==> flow/design.v <==
module matvec_mul #(
    parameter R=8, C=8, W_X=8, W_K=8,
    localparam DEPTH = $clog2(C),
               W_M = W_X + W_K,
               W_Y = W_M + DEPTH
  )(  
    input  logic clk, cen,
    input  logic signed [R-1:0][C-1:0][W_K-1:0] k,
    input  logic signed        [C-1:0][W_X-1:0] x, 
    output logic signed        [R-1:0][W_Y-1:0] y
  );
  localparam C_PAD = 2**$clog2(C);
  logic signed [W_Y-1:0] tree [R][DEPTH+1][C_PAD];  
  logic signed [C_PAD-1:0][W_X-1:0] x_pad;
  logic signed [R-1:0][C_PAD-1:0][W_K-1:0] k_pad;      
  always_comb begin
    x_pad = '0;
    k_pad = '0;
    for (int i = 0; i < C; i++) begin
      x_pad[i] = x[i];
    end
    for (int i = 0; i < R; i++) begin
      for (int j = 0; j < C; j++) begin
        k_pad[i][j] = k[i][j];
      end
    end
  end
  genvar r, c, d, a;
  for (r=0; r<R; r=r+1) begin
    for (c=0; c<C_PAD; c=c+1)
      always_ff @(posedge clk)   
        if (cen) tree[r][0][c] <= $signed(k_pad[r][c]) * $signed(x_pad[c]);
    for (d=0; d<DEPTH; d=d+1)
      for (a=0; a<C_PAD/2**(d+1); a=a+1)
        always_ff @(posedge clk)   
          if (cen) tree[r][d+1][a] <= tree[r][d][2*a] + tree[r][d][2*a+1];
    assign y[r] = tree[r][DEPTH][0];
  end
endmodule
module axis_matvec_mul #(
    parameter R=8, C=8, W_X=4, W_K=3,
    localparam W_Y = W_X + W_K + $clog2(C)
)(
    input  logic clk, rstn,
    output logic s_axis_kx_tready,
    input  logic s_axis_kx_tvalid,
    input  logic [R*C*W_K + C*W_X -1:0] s_axis_kx_tdata,
    input  logic m_axis_y_tready,
    output logic m_axis_y_tvalid,
    output logic [R*W_Y-1:0] m_axis_y_tdata
);
    typedef enum logic [2:0] {
        IDLE,
        LOAD_DATA,
        COMPUTING,
        RESULT_READY
    } state_t;
    state_t state, next_state;
    logic [R-1:0][C-1:0][W_K-1:0] k_reg;
    logic [C-1:0][W_X-1:0] x_reg;
    logic [R*W_Y-1:0] y_reg;
    logic computing;
    logic [$clog2(C+2)-1:0] compute_counter;
    always_ff @(posedge clk or negedge rstn) begin
        if (!rstn) begin
            state <= IDLE;
        end else begin
            state <= next_state;
        end
    end
    matvec_mul #(
        .R(R), .C(C), .W_X(W_X), .W_K(W_K)
    ) MATVEC (
        .clk(clk),
        .cen(computing),
        .k(k_reg),
        .x(x_reg),
        .y(y_reg)
    );
    always_comb begin
        next_state = state;
        case (state)
            IDLE: 
                if (s_axis_kx_tvalid && s_axis_kx_tready)
                    next_state = LOAD_DATA;
            LOAD_DATA:
                next_state = COMPUTING;
            COMPUTING: 
                if (compute_counter == C+1)
                    next_state = RESULT_READY;
            RESULT_READY:
                if (m_axis_y_tready)
                    next_state = IDLE;
        endcase
    end
    always_ff @(posedge clk or negedge rstn) begin
        if (!rstn) begin
            k_reg <= '0;
            x_reg <= '0;
            computing <= 1'b0;
            compute_counter <= '0;
            m_axis_y_tvalid <= 1'b0;
            m_axis_y_tdata <= '0;
        end else begin
            case (state)
                IDLE: begin
                    compute_counter <= '0;
                    computing <= 1'b0;
                    if (s_axis_kx_tvalid && s_axis_kx_tready) begin
                        for (int r = 0; r < R; r++) begin
                            for (int c = 0; c < C; c++) begin
                                k_reg[r][c] <= s_axis_kx_tdata[(r*C + c)*W_K +: W_K];
                            end
                        end
                        for (int c = 0; c < C; c++) begin
                            x_reg[c] <= s_axis_kx_tdata[R*C*W_K + c*W_X +: W_X];
                        end
                    end
                end
                LOAD_DATA: begin
                    computing <= 1'b1;
                end
                COMPUTING: begin
                    compute_counter <= compute_counter + 1;
                    if (compute_counter == C+1) begin
                        m_axis_y_tdata <= y_reg;
                        m_axis_y_tvalid <= 1'b1;
                        computing <= 1'b0;
                    end
                end
                RESULT_READY: begin
                    if (m_axis_y_tready) begin
                        m_axis_y_tvalid <= 1'b0;
                    end
                end
            endcase
        end
    end
    assign s_axis_kx_tready = (state == IDLE);
endmodule
clock: 2.75 ns
lec_check: 0
abc_area: 0
cap_margin: 30
cell_pad_in_sites_global_placement: 0
core_margin: 2
core_utilization: 57
cts_cluster_size: 100
min_routing_layer: met1
place_density_lb_addon: 0.11
setup_slack_margin: 0.03
slew_margin: 20
run.sh (not shown) runs the stock make flow with config.mk's settings and CLKGATE_MAP_FILE=.
The baseline produced a clean layout.
Then changed:
ABC_AREA = not set   (was 0)
CAP_MARGIN = 20   (was 30)
CELL_PAD_IN_SITES_GLOBAL_PLACEMENT = not set   (was 0)
CORE_UTILIZATION = 71   (was 57)
CTS_CLUSTER_SIZE = 36   (was 100)
MIN_ROUTING_LAYER = not set   (was met1)
PLACE_DENSITY_LB_ADDON = not set   (was 0.11)
SETUP_SLACK_MARGIN = not set   (was 0.03)
clock period = 6.57 ns   (was 2.75 ns; I/O delays follow)
Effect:
- sequential share of layout area is higher by 1.8 points
- first-iteration DRC count went up by 17%
- non-clock buffer count shrinks by 187
- die area came out lower by about 20%
Then changed:
CORE_UTILIZATION = 21   (was 71)
CTS_CLUSTER_SIZE = not set   (was 36)
clock period = 3.67 ns   (was 6.57 ns; I/O delays follow)
Cell count rose by 43%. First-iteration DRC count went down by 43%. Critical path depth is unchanged. Fmax climbs by 9.4%. Worst setup slack loses 2600 ps. Global-route usage goes down by 21 points. Clock-buffer cell count decreases by 28. Worst hold slack stays flat.
Then changed:
ABC_AREA = 1   (was not set)
CORE_UTILIZATION = 72   (was 21)
SETUP_SLACK_MARGIN = 0.3   (was not set)
clock period = 1.99 ns   (was 3.67 ns; I/O delays follow)
This time the run ran to the end with violations: negative setup slack.
Routed wire length rose by 36%.
Setup slack got worse by 1900 ps.
Design area rose by 9.3%.
Clock skew fell by 37 ps.
Cell count fell by 4.6%.
First-iteration DRC count rose to 4.4 times its value.
Fmax fell by 6.7%.
Register-to-register slack got worse by 1900 ps.
Then changed:
ABC_AREA = not set   (was 1)
CORE_UTILIZATION = 62   (was 72)
SETUP_SLACK_MARGIN = 0.44   (was 0.3)
clock period = 2.75 ns   (was 1.99 ns; I/O delays follow)
What happened: With this change the flow finished clean. Non-clock buffer count falls by 500. Final cell count falls by about a fifth. Count of clock-buffer cells in the layout rises by 16. Setup slack is better by 1500 ps. Cell area falls by a few percent.
